== oak ==
// error_correction
module error_correction # (
    parameter puf_sig_length     = 256,
    parameter ipid_N             = 16
)
(
    input                                clk,
    input                                rst_n,
    input        [1:0]                   pcm_instruction,
    input        [puf_sig_length-1:0]    pcm_puf_in,
    input                                pcm_puf_in_valid,
    input        [$clog2(ipid_N)-1:0]    pcm_ipid_number,
    output logic [puf_sig_length-1:0]    pcm_puf_out,
    output logic                         pcm_puf_out_valid,
    output logic                         pcm_S_c  
);  
typedef enum logic [1:0] {IDLE, PROVISION_ID, CORRECT_SIG} state_t;
state_t state_r; 
logic [(6*(puf_sig_length/16))-1:0] parity_bits [0:ipid_N-1];
wire [puf_sig_length-1:0] temp_corrected_out; 
genvar j;
generate
    for (j =0; j < puf_sig_length/16; j++) begin
        error_module errorX (.data(pcm_puf_in[((j+1)*16)-1:j*16]), .parity(parity_bits[pcm_ipid_number][((j+1)*6)-1:j*6]), .corrected_out(temp_corrected_out[((j+1)*16)-1:j*16]));
    end 
endgenerate 
always @(posedge clk) begin
    if (state_r == PROVISION_ID && pcm_puf_in_valid) begin
        for (int i = 0; i < puf_sig_length/16; i++) begin
            parity_bits[pcm_ipid_number][0+(6*i)] <= pcm_puf_in[2+(16*i)] ^ pcm_puf_in[5+(16*i)] ^ pcm_puf_in[7+(16*i)] ^ pcm_puf_in[9+(16*i)] ^ pcm_puf_in[11+(16*i)] ^ pcm_puf_in[14+(16*i)];
            parity_bits[pcm_ipid_number][1+(6*i)] <= pcm_puf_in[1+(16*i)] ^ pcm_puf_in[4+(16*i)] ^ pcm_puf_in[7+(16*i)] ^ pcm_puf_in[8+(16*i)] ^ pcm_puf_in[10+(16*i)] ^ pcm_puf_in[13+(16*i)] ^ pcm_puf_in[14+(16*i)] ^ pcm_puf_in[15+(16*i)];
            parity_bits[pcm_ipid_number][2+(6*i)] <= pcm_puf_in[0+(16*i)] ^ pcm_puf_in[4+(16*i)] ^ pcm_puf_in[5+(16*i)] ^ pcm_puf_in[6+(16*i)] ^ pcm_puf_in[9+(16*i)] ^ pcm_puf_in[10+(16*i)] ^ pcm_puf_in[11+(16*i)] ^ pcm_puf_in[12+(16*i)] ^ pcm_puf_in[14+(16*i)] ^ pcm_puf_in[15+(16*i)];
            parity_bits[pcm_ipid_number][3+(6*i)] <= pcm_puf_in[0+(16*i)] ^ pcm_puf_in[1+(16*i)] ^ pcm_puf_in[2+(16*i)] ^ pcm_puf_in[3+(16*i)] ^ pcm_puf_in[4+(16*i)] ^ pcm_puf_in[9+(16*i)] ^ pcm_puf_in[10+(16*i)] ^ pcm_puf_in[11+(16*i)] ^ pcm_puf_in[12+(16*i)] ^ pcm_puf_in[13+(16*i)] ^ pcm_puf_in[14+(16*i)] ^ pcm_puf_in[15+(16*i)];
  ...
Size: ~4500 cells after synthesis, ~520 I/O pins, roughly 0.081 sq mm of cells after synthesis.
make LEC_CHECK=0 CAP_MARGIN=20 CORE_MARGIN=2 CORE_UTILIZATION=68 CTS_CLUSTER_SIZE=37 PLACE_DENSITY=0.6 SETUP_SLACK_MARGIN=0.75 SLEW_MARGIN=20 finish   # period 2.9 ns
run.sh (not shown) runs the stock make flow with config.mk's settings and CLKGATE_MAP_FILE=.
oak: ODB-0269 in global routing -> run aborted
--- input diff oak..pine ---
- SETUP_SLACK_MARGIN: 0.75 -> unset
- CTS_CLUSTER_SIZE: 37 -> unset
- MAX_ROUTING_LAYER: unset -> met4
- CORE_UTILIZATION: 68 -> 65
- the clock period (ns, I/O delays scaled along): 2.9 -> 4.09
Findings:
oak -> pine: share of synthesized cell area in full adder, half adder and majority cells delta 0, exact match
oak and pine ended up with roughly the same number of distinct library cell variants in the gate-level netlist after synthesis.
In pine, number of hold buffers added after CTS is lower than in oak.
Of pine and oak, the run reporting the lower TritonCTS buffer count was oak.
Diff pine and oak: post-cts sizing count higher in oak
pine: done, clean on timing, DRC and antenna
Diff oak -> pine | die span in x | increase of 2.3%
Cell area after placement was lower in the run labelled pine.
Input-level comparison between birch and pine:
- a deleted MAX_ROUTING_LAYER that had been met4
- a change of CORE_UTILIZATION from 65 to 40
- a change of the clock period (ns, I/O delays scaled along) from 4.09 to 6.53
Notes after the runs:
- Relative to pine, global-route usage has gone down in birch.
- Compared with pine, aggregate routed wire length in birch increased by a few percent.
- The wire length on met3 number comes out higher for pine vs birch.
- birch: placement-stage worst setup slack 1400 ps above pine
- birch against pine: worst setup slack +1540 ps; number of clock buffer instances in the layout +5; via count -4.8%; final period utilization -17 points.
Modified inputs, maple compared to birch
- an added SETUP_SLACK_MARGIN of -0.24
- a change of the clock period (ns, I/O delays scaled along) from 6.53 to 3.88
## What came out
For worst stage delay on the critical path, maple and birch come out practically identical. Comparing birch and maple, the lower met3 wire length was measured on maple. On routed metal-1 wire length: maple sits below birch. maple — number of clock buffer instances in the layout about 0.44% higher, birch as reference. Both conditions hold for maple: the flow ran to the end and the final layout passed the timing, DRC and antenna checks.

error_correction again, from the RTL that the note above started with.
==> flow/config.mk <==
export PLATFORM = sky130hd
export DESIGN_NAME = error_correction
export DESIGN_NICKNAME = error_correction
export VERILOG_FILES = /design/flow/design.v
export SDC_FILE = /design/flow/constraint.sdc
export NUM_CORES = 4
export LEC_CHECK = 0
export ABC_AREA = 1
export CAP_MARGIN = 20
export CORE_ASPECT_RATIO = 1.65
export CORE_MARGIN = 10
export CORE_UTILIZATION = 37
export CTS_CLUSTER_SIZE = 52
export GPL_ROUTABILITY_DRIVEN = 0
export PLACE_DENSITY = 0.47
export SLEW_MARGIN = 10
==> flow/constraint.sdc <==
create_clock -name core_clock -period 3.74 [get_ports {clk}]
set_input_delay 0.7480 -clock core_clock [delete_from_list [all_inputs] [get_ports {clk}]]
set_output_delay 0.7480 -clock core_clock [all_outputs]
set_load 0.01 [all_outputs]
The starting point completed without violations.
Edit:
ABC_AREA = unset   (was 1)
CORE_ASPECT_RATIO = unset   (was 1.65)
CORE_MARGIN = 2   (was 10)
CORE_UTILIZATION = 70   (was 37)
CTS_CLUSTER_SIZE = 36   (was 52)
GPL_ROUTABILITY_DRIVEN = unset   (was 0)
PLACE_DENSITY = unset   (was 0.47)
SLEW_MARGIN = 20   (was 10)
clock period = 2.95 ns   (was 3.74 ns; I/O delays follow)
Outcome: The changed run finished but fails on max-capacitance violations, max-slew violations, negative setup slack. Utilization increases by 47 points. Via count decreases by about 15%. Count of clock-buffer cells in the layout increases by 3.
Edit:
CORE_UTILIZATION = 30   (was 70)
CTS_CLUSTER_SIZE = unset   (was 36)
PLACE_DENSITY = 0.6   (was unset)
clock period = 3.88 ns   (was 2.95 ns; I/O delays follow)
Outcome: The changed run finished clean. Via count goes down by a quarter to a third. Total power goes down by a quarter to a third. Core utilization goes down by 54 points. Routed wire length goes down by a quarter to a third. Cell count goes up by about a fifth. Synthesized area is unchanged. First-iteration DRC count goes down by well over a third. Count of clock-buffer cells in the layout goes down by 7. Setup slack improved by 1900 ps. Final area goes down by a few percent. Global-route usage goes down by 34 points.
Edit:
CORE_UTILIZATION = 70   (was 30)
CTS_CLUSTER_SIZE = 59   (was unset)
clock period = 3.11 ns   (was 3.88 ns; I/O delays follow)
What happened: This time the run reached the layout checks and failed them: negative setup slack. Via count grows by about 22%. Power grows by about 28%. Critical path depth shrinks by 1. Core utilization grows by 51 points. Setup slack gets worse by 940 ps.

Starting RTL as in the previous note.
clock: 2.15 ns
lec_check: 0
cap_margin: 20
core_margin: 2
core_utilization: 65
cts_cluster_size: 51
hold_slack_margin: 0.29
place_density: 0.6
slew_margin: 20
The starting point produced a layout that fails on negative setup slack.
Edit:
- CORE_UTILIZATION: 65 -> 40
- CTS_CLUSTER_SIZE: 51 -> unset
- HOLD_SLACK_MARGIN: 0.29 -> unset
- clock period: 2.15 -> 3.88 ns (I/O delays scaled with it)
Outcome: With this change the flow ran to the end with no violations. Synthesized area stays the same. Final cell count increases by 3.1%. Clock skew increases by 6.5 ps. Worst setup slack improves by 1800 ps.
Edit:
- CORE_UTILIZATION: 40 -> 70
- CTS_CLUSTER_SIZE: unset -> 37
- clock period: 3.88 -> 2.2 ns (I/O delays scaled with it)
Now the flow stopped in clock tree synthesis.
Die area went down by 43%.
Synthesized area does not change.
Synthesized cell count stays the same.
Edit:
- CORE_UTILIZATION: 70 -> 40
- CTS_CLUSTER_SIZE: 37 -> unset
- clock period: 2.2 -> 5.0 ns (I/O delays scaled with it)
This time the run went through all stages and came out clean.
Area after synthesis is unchanged.
Die size goes up by 74%.
Synthesized cell count is unchanged.
Edit:
- ABC_AREA: unset -> 1
- CAP_MARGIN: 20 -> 25
- CELL_PAD_IN_SITES_GLOBAL_PLACEMENT: unset -> 2
- CORE_ASPECT_RATIO: unset -> 1.14
- CORE_MARGIN: 2 -> 4
- CORE_UTILIZATION: 40 -> 66
- CTS_CLUSTER_DIAMETER: unset -> 199
- CTS_CLUSTER_SIZE: unset -> 68
- GPL_TIMING_DRIVEN: unset -> 0
- HOLD_SLACK_MARGIN: unset -> -0.07
- MAX_ROUTING_LAYER: unset -> met4
- MIN_ROUTING_LAYER: unset -> met2
- PLACE_DENSITY: 0.6 -> unset
What happened: With this change the flow never finished: it broke off in global placement without I/O on GPL-0301; die size shrinks by 31%; area after synthesis went up by 12%; synthesized cell count went up by 130%.
Edit:
- ABC_AREA: 1 -> unset
- CAP_MARGIN: 25 -> 20
- CELL_PAD_IN_SITES_GLOBAL_PLACEMENT: 2 -> unset
- CORE_ASPECT_RATIO: 1.14 -> 0.93
- CORE_MARGIN: 4 -> 2
- CORE_UTILIZATION: 66 -> 40
- CTS_CLUSTER_SIZE: 68 -> unset
- HOLD_SLACK_MARGIN: -0.07 -> 0.17
- PLACE_DENSITY_LB_ADDON: unset -> 0.06
- The changed run produced a clean layout
- die size came out higher by 44%
- synthesized area came out lower by 10%
- synthesized cell count came out lower by 57%

v2:
Starting RTL as in the previous note.
Settings: LEC_CHECK=0, CAP_MARGIN=20, CORE_ASPECT_RATIO=0.71, CORE_MARGIN=2, CORE_UTILIZATION=70, CTS_CLUSTER_SIZE=59, PLACE_DENSITY=0.6, SETUP_SLACK_MARGIN=0.83, SLEW_MARGIN=20, TNS_END_PERCENT=5; clock period 3.11 ns.
v2 got as far as global routing, where a tool error ended the run.
Input changes introduced in v19 (baseline for comparison: v2):
- CORE_ASPECT_RATIO: 0.71 -> unset
- CORE_UTILIZATION: 70 -> 58
- TNS_END_PERCENT: 5 -> unset
- CTS_CLUSTER_SIZE: 59 -> unset
- SETUP_SLACK_MARGIN: 0.83 -> unset
- the clock period (ns, I/O delays scaled along): 3.11 -> 3.67
Taking v2 as the reference, in v19 area fraction in full adders, half adders and majority gates saw little to no change; number of I/O pins did not really move. v19 finished every stage and its layout cleared the timing, DRC and antenna checks. Setup slack after placement up 550 ps in v19 wrt v2. Between v19 and v2, it is v19 whose count of buffers added by post-CTS timing repair for setup is lower, by 62.
### v19 -> v40
- CTS_CLUSTER_SIZE now 49, previously not set
- PLACE_DENSITY no longer set, was 0.6
- CORE_UTILIZATION now 70, was 58
- the clock period (ns, I/O delays scaled along) now 2.21, was 3.67
==> comparison <==
- Post-synthesis average cell area came out exactly the same in v40 and v19.
- Of v40 and v19, the run reporting the higher TritonCTS buffer count was v19.
- Per the comparison of v40 with v19, global placer's final weighted congestion rose by 6.4%, cell row count fell by about 9%, worst slack after detailed placement fell by 1220 ps, floorplan utilization rose by 12 points, floorplan die area fell by 17%.
- Post-synth design cell area: v40 vs v19, no meaningful difference
- Going from v19 to v40, register area share after synthesis did not really move; placement-stage cell area moved up.
- Number of buffers added for setup after CTS on v40 is up relative to v19.
- In summary, v19 completed successfully, with a layout that passed the timing, DRC and antenna checks.
- Status: v40 FAILED at global routing (tool error)
Modified inputs, v35 compared to v40
- an added PLACE_DENSITY of 0.6
- a change of CTS_CLUSTER_SIZE from 49 to 30
- a change of the clock period (ns, I/O delays scaled along) from 2.21 to 2.75
==> results <==
v35: GRT-0232 in global routing -> run aborted. As far as area figure in the yosys stat output goes, v40 and v35 are indistinguishable; the numbers are identical. As far as full die area is concerned, v35 and v40 perform about the same. From v35 to v40, mean cell area of the mapped netlist did not move at all. As far as post-synthesis cell count goes, v35 and v40 are indistinguishable; the numbers are identical. v35 -> v40: share of async-settable or async-resettable flops after synthesis delta 0, exact match. Number of top-level pins came out exactly the same in v40 and v35. v40 -> v35: count of library flops with an enable pin delta 0, exact match. Compared with v40, v35 shows a lower routability congestion estimate. Final HPWL from detailed placement: v35 better than v40. | post-cts sizing count | higher: v40 |.
The inputs of v34 differ from those of v35 as listed below.
- PLACE_DENSITY: 0.6 -> unset
- CTS_CLUSTER_SIZE: 30 -> 47
- the clock period (ns, I/O delays scaled along): 2.75 -> 2.15
==> comparison <==
- Seen in the log of v34: GRT-0116 during global routing, after which the run never completed.
- Count of placed standard cells including taps for v34 is higher than for v35.
- On number of buffers created by CTS: between v34 and v35, it ends up higher for v35.
- Summary of v34 over v35: synthesized cell count shows no meaningful change, cell area reported after detailed placement went up, mux cell area share after synthesis roughly the same, detailed-placement wirelength estimate shows an increase of about 3%.
- As far as register area share after synthesis goes, v35 and v34 are indistinguishable; the numbers are identical.
- Compared to v35, v34 has buffers inserted during post-CTS setup optimization 50 higher.
- Re worst-case clock buffer depth: no difference whatsoever between v35 and v34.
--- input diff v34..v47 ---
- setting PLACE_DENSITY to 0.6 for the first time
- changing CORE_UTILIZATION from 70 to 69
- setting ABC_AREA to 1 for the first time
- setting SETUP_SLACK_MARGIN to 0.64 for the first time
- changing CTS_CLUSTER_SIZE from 47 to 96
- setting CTS_CLUSTER_DIAMETER to 327 for the first time
==> results <==
- In v47 relative to v34, count of standard-cell rows had gone up by a few percent.
- No final results exist for v47, since it was stopped by error ODB-0269 during global routing.
- Die height (v47 vs. v34) increases by a few percent
- Going from v34 to v47, area of placed instances moved up, simple-gate share of the synthesized area moved up, worst setup timing slack at the placement stage moved up, CTS H-tree depth moved down.

== run 1 ==
Starting RTL as in the previous note.
export LEC_CHECK = 0
export ABC_AREA = 0
export CAP_MARGIN = 20
export CORE_ASPECT_RATIO = 1.65
export CORE_MARGIN = 2
export CORE_UTILIZATION = 70
export CTS_CLUSTER_DIAMETER = 363
export CTS_CLUSTER_SIZE = 52
export GPL_ROUTABILITY_DRIVEN = 0
export PLACE_DENSITY_LB_ADDON = 0.26
export SLEW_MARGIN = 10
create_clock -name core_clock -period 2.3 [get_ports {clk}]
No final results exist for run 1, since it was stopped by error GRT-0232 during global routing (5_1_grt).
Input-level comparison between run 2 and run 1:
Settings: removing CTS_CLUSTER_DIAMETER (formerly 363); changing SLEW_MARGIN from 10 to 20; removing PLACE_DENSITY_LB_ADDON (formerly 0.26); removing ABC_AREA (formerly 0); removing CTS_CLUSTER_SIZE (formerly 52); removing GPL_ROUTABILITY_DRIVEN (formerly 0); removing CORE_ASPECT_RATIO (formerly 1.65); changing CORE_UTILIZATION from 70 to 64; changing the clock period (ns, I/O delays scaled along) from 2.3 to 2.15.
[summary]
What the final checks of run 2 revealed, after a flow that finished every stage, was a layout that fails on negative setup slack.
What run 2 reported for number of CTS-inserted buffers has to be multiplied by 0.23 to get the figure for run 1.
Compared with run 1, run 2 improves worst-case setup slack after placement.
Run 2 against run 1: placed cell area increased 450 um^2; die extent in y dropped 18%; chip area estimate from yosys synthesis ~0 delta; number of synthesized flops with an enable pin flat.
Input-level comparison between run 3 and run 2:
Settings: HOLD_SLACK_MARGIN newly set to 0.29; SETUP_SLACK_MARGIN newly set to 0.63; the clock period (ns, I/O delays scaled along) changed from 2.15 to 2.21.
## What came out
- The runs compared here, run 2 and run 3, all ended either early or with open violations.
- The final report for run 3 shows a completed flow and a layout that fails verification, specifically negative setup slack.
- Run 3 vs run 2 on final cell count without fillers: run 3 is the higher one.
- When the final numbers for run 2 and run 3 were put side by side, the power per cell area turned out to be smaller in run 3.
- Higher combined global-route utilization of all metal layers among run 2 and run 3: run 3
- Looking at run 2 and run 3, the area taken by flip-flops and latches is a wash.
- On post-layout utilization of the core, run 3 tracks run 2 almost exactly.
- Diff run 2..run 3 | multi-input gate count | negligible
- Of the two values seen for endpoint of the most critical setup path, pcm_puf_out[68] was produced by run 3 and pcm_puf_out[114] by run 2.
- Clock skew after layout | run 3 below run 2
- Summary — pre-CTS setup slack, run 3 relative to run 2: higher, by 120 ps.
- Sort run 2 and run 3 by overall via count from detail_route, descending, and run 3 comes first.
- Run 3 against run 2; non-clock buffer count is up by a few percent.
Here is what was changed in the inputs of run 4 compared with run 3.
Settings: changing SETUP_SLACK_MARGIN from 0.63 to 0.33; changing HOLD_SLACK_MARGIN from 0.29 to 0.3; setting CTS_CLUSTER_SIZE to 54 for the first time.
Findings:
Of run 3 and run 4, the higher path length in cells of the critical path belongs to run 4. Per the comparison of run 4 with run 3, net switching component of the power has decreased; wire length has decreased; routed length on met2 has remained practically unchanged. For proportion of cell area occupied by registers, run 4 and run 3 come out practically identical. Run 4 finished all stages; layout check result: FAIL, due to negative setup slack. Comparing run 3 and run 4, share of power burned in combinational logic is higher on run 3. CTS clock-pin slew for the worst setup and hold paths delta (run 3 -> run 4): insignificant. From run 3 to run 4 the numbers moved as follows: summed area of non-filler cells in the final layout has remained practically unchanged; layout sequential cell count has remained practically unchanged; final critical path time including I/O delays and setup has increased; clock power has remained practically unchanged.
No activity file was given, so power comes from the tool's default toggle rates.
